## harbor
==> flow/design.v <==
module division(input clk, input rst, input start, input [31:0] dividendo, divisor,
                output [31:0] cociente, residuo, output done);
reg [31:0] shift_register;
reg [31:0] pre_divisor;
reg [31:0] cont;
reg idle;                       
reg done_r;                     
reg [15:0] resta, pre_cocido, res, cocido;
always @ (posedge clk) begin
  done_r <= 1'b0;
  if (rst) begin
    idle = 1'b1;
  end else if (idle) begin
    if (start) begin
      cont = 32'b0;
      shift_register = {8'b0, dividendo[15:0]};
      pre_cocido = 16'b0;
      pre_divisor = divisor;
      shift_register = shift_register << 1;
      cont = cont + 1'b1;
      idle = 1'b0;
    end
  end else begin
    if (cont < 5'd17) begin
      if (shift_register[31:16] < pre_divisor[15:0]) begin
        pre_cocido = pre_cocido << 1;
      end else begin
        resta = shift_register[31:16] - pre_divisor[15:0];
        pre_cocido = pre_cocido << 1;
        pre_cocido[0] = 1'b1;
        shift_register[31:16] = resta;
      end
      shift_register = shift_register << 1;
      cont = cont + 1'b1;
    end else begin
      cocido = pre_cocido;
      res = shift_register[31:16]>>1;
      idle = 1'b1;
      done_r <= 1'b1;
    end
  end
end
assign cociente = {16'b0, cocido};
assign residuo = {16'b0, res};
assign done = done_r;
endmodule
Settings: LEC_CHECK=0, ABC_AREA=0, CAP_MARGIN=0, CELL_PAD_IN_SITES_DETAIL_PLACEMENT=2, CELL_PAD_IN_SITES_GLOBAL_PLACEMENT=3, CORE_MARGIN=9, CORE_UTILIZATION=56, CTS_CLUSTER_DIAMETER=233, CTS_CLUSTER_SIZE=98, GPL_ROUTABILITY_DRIVEN=0, GPL_TIMING_DRIVEN=1, HOLD_SLACK_MARGIN=0.18, MAX_ROUTING_LAYER=met4, MIN_ROUTING_LAYER=met2, PLACE_DENSITY_LB_ADDON=0.05, SETUP_SLACK_MARGIN=0.86, SLEW_MARGIN=20; clock period 3.96 ns.
run.sh (not shown) runs the stock make flow with config.mk's settings and CLKGATE_MAP_FILE=.
What ended harbor was a tool error in global placement without I/O (3_1_place_gp_skip_io); the run never finished.
Inputs modified between harbor and xenon:
# harbor
export LEC_CHECK = 0
export ABC_AREA = 0
export CAP_MARGIN = 0
export CELL_PAD_IN_SITES_DETAIL_PLACEMENT = 2
export CELL_PAD_IN_SITES_GLOBAL_PLACEMENT = 3
export CORE_MARGIN = 9
export CORE_UTILIZATION = 56
export CTS_CLUSTER_DIAMETER = 233
export CTS_CLUSTER_SIZE = 98
export GPL_ROUTABILITY_DRIVEN = 0
export GPL_TIMING_DRIVEN = 1
export HOLD_SLACK_MARGIN = 0.18
export MAX_ROUTING_LAYER = met4
export MIN_ROUTING_LAYER = met2
export PLACE_DENSITY_LB_ADDON = 0.05
export SETUP_SLACK_MARGIN = 0.86
export SLEW_MARGIN = 20
create_clock -name core_clock -period 3.96 [get_ports {clk}]
# xenon
export LEC_CHECK = 0
export ABC_AREA = 0
export CAP_MARGIN = 30
export CORE_MARGIN = 2
export CORE_UTILIZATION = 63
export CTS_CLUSTER_DIAMETER = 233
export SLEW_MARGIN = 20
create_clock -name core_clock -period 2.47 [get_ports {clk}]
Notes after the runs:
Comparing harbor against xenon, there is no change at all in cell total in the yosys stat output.
Comparing harbor against xenon, there is no change at all in mux share of post-synthesis cell area.
Looking at die area across both flows, xenon is the stronger of the two, with harbor trailing.
xenon closes out successfully: all stages finished, all timing, DRC and antenna checks passed.
Inputs modified between xenon and onyx:
# xenon
export LEC_CHECK = 0
export ABC_AREA = 0
export CAP_MARGIN = 30
export CORE_MARGIN = 2
export CORE_UTILIZATION = 63
export CTS_CLUSTER_DIAMETER = 233
export SLEW_MARGIN = 20
create_clock -name core_clock -period 2.47 [get_ports {clk}]
# onyx
export LEC_CHECK = 0
export ABC_AREA = 0
export CAP_MARGIN = 30
export CORE_MARGIN = 2
export CORE_UTILIZATION = 72
export CTS_CLUSTER_DIAMETER = 233
export CTS_CLUSTER_SIZE = 74
export PLACE_DENSITY = 0.38
export SLEW_MARGIN = 20
create_clock -name core_clock -period 2.47 [get_ports {clk}]
onyx: flow complete, layout not clean; failing: negative setup slack. Total number of tap cells shrinks by more than 10% when moving from xenon to onyx. The global router's overall resource usage in onyx was higher than what xenon gave. Diff xenon -> onyx | total power | up by a little under 10%. Tally of non-filler cells in the final layout, xenon and onyx, lower one = onyx. NOTE: reg-to-reg setup timing slack in onyx falls short of that of xenon. Delta(static leakage, onyx - xenon) > 0. onyx falls short of xenon in setup slack.
Changes in cedar relative to onyx:
# onyx
export LEC_CHECK = 0
export ABC_AREA = 0
export CAP_MARGIN = 30
export CORE_MARGIN = 2
export CORE_UTILIZATION = 72
export CTS_CLUSTER_DIAMETER = 233
export CTS_CLUSTER_SIZE = 74
export PLACE_DENSITY = 0.38
export SLEW_MARGIN = 20
create_clock -name core_clock -period 2.47 [get_ports {clk}]
# cedar
export LEC_CHECK = 0
export ABC_AREA = 0
export CAP_MARGIN = 30
export CORE_MARGIN = 4
export CORE_UTILIZATION = 70
export CTS_CLUSTER_DIAMETER = 233
export CTS_CLUSTER_SIZE = 98
export SLEW_MARGIN = 20
create_clock -name core_clock -period 4.9 [get_ports {clk}]
Notes after the runs:
Combinational cell fraction of total power (higher): onyx. Placed standard-cell area in cedar vs onyx: down 86 um2. Clock-cell share of area (higher): cedar. Comparing onyx and cedar, required time at the worst-slack endpoint is lower on onyx. When the final numbers for onyx and cedar were put side by side, the ratio of routed vias to standard cells turned out to be smaller in cedar. Looking only at setup slack on the worst flop-to-flop path, and setting everything else aside, the lower value of onyx and cedar goes to onyx. Diff onyx and cedar: arrival time of data at the critical path endpoint higher in cedar. Every stage of the flow completed for cedar, and the final layout passed the timing, design-rule and antenna checks.
> inputs changed (cedar -> zinc)
# cedar
export LEC_CHECK = 0
export ABC_AREA = 0
export CAP_MARGIN = 30
export CORE_MARGIN = 4
export CORE_UTILIZATION = 70
export CTS_CLUSTER_DIAMETER = 233
export CTS_CLUSTER_SIZE = 98
export SLEW_MARGIN = 20
create_clock -name core_clock -period 4.9 [get_ports {clk}]
# zinc
export LEC_CHECK = 0
export ABC_AREA = 0
export CAP_MARGIN = 30
export CORE_MARGIN = 2
export CORE_UTILIZATION = 70
export CTS_CLUSTER_DIAMETER = 233
export SETUP_SLACK_MARGIN = 0.51
export SLEW_MARGIN = 20
create_clock -name core_clock -period 2.63 [get_ports {clk}]
--- outcome ---
Of zinc and cedar, the higher total number of vias belongs to zinc. Worst path setup slack after routing came out lower on zinc than on cedar. Taking cedar as the reference, in zinc part of the cycle the worst path needs climbed 34 points, clock latency on the worst-skew pair stayed essentially flat, fraction of power consumed by combinational cells increased by 3.4 points relative to the old numbers, final critical delay including setup and external delays decreased by 0.52 ns relative to the old numbers, register-to-register slack saw a decrease. Summary: with cedar as the reference, die area in zinc moved down by a little under 10%. cedar reports its top contributor to total power as the clock network while zinc reports registers. Cell at the slowest stage of the critical path: sky130_fd_sc_hd__o22a_1 -> cedar, sky130_fd_sc_hd__edfxtp_1 -> zinc. Cell count: zinc higher than cedar. On power, the higher figure sits with zinc, not cedar.
Changes in yarrow relative to zinc:
# zinc
export LEC_CHECK = 0
export ABC_AREA = 0
export CAP_MARGIN = 30
export CORE_MARGIN = 2
export CORE_UTILIZATION = 70
export CTS_CLUSTER_DIAMETER = 233
export SETUP_SLACK_MARGIN = 0.51
export SLEW_MARGIN = 20
create_clock -name core_clock -period 2.63 [get_ports {clk}]
# yarrow
export LEC_CHECK = 0
export ABC_AREA = 0
export CAP_MARGIN = 30
export CORE_MARGIN = 2
export CORE_UTILIZATION = 70
export CTS_CLUSTER_DIAMETER = 233
export CTS_CLUSTER_SIZE = 44
export SETUP_SLACK_MARGIN = 0.73
export SLEW_MARGIN = 20
create_clock -name core_clock -period 2.47 [get_ports {clk}]
### Flow results
- yarrow never completed, since it errored out during clock tree synthesis (4_1_cts).
- From yarrow to zinc, instance tally after logic synthesis did not move at all.
- Cell area after placement on yarrow is up relative to zinc.
- Number of distinct library cells after synthesis: zinc vs yarrow identical
- Summary of the comparison: pre-CTS worst setup slack is lower in yarrow, relative to zinc.
Power and IR drop assume default switching activity.
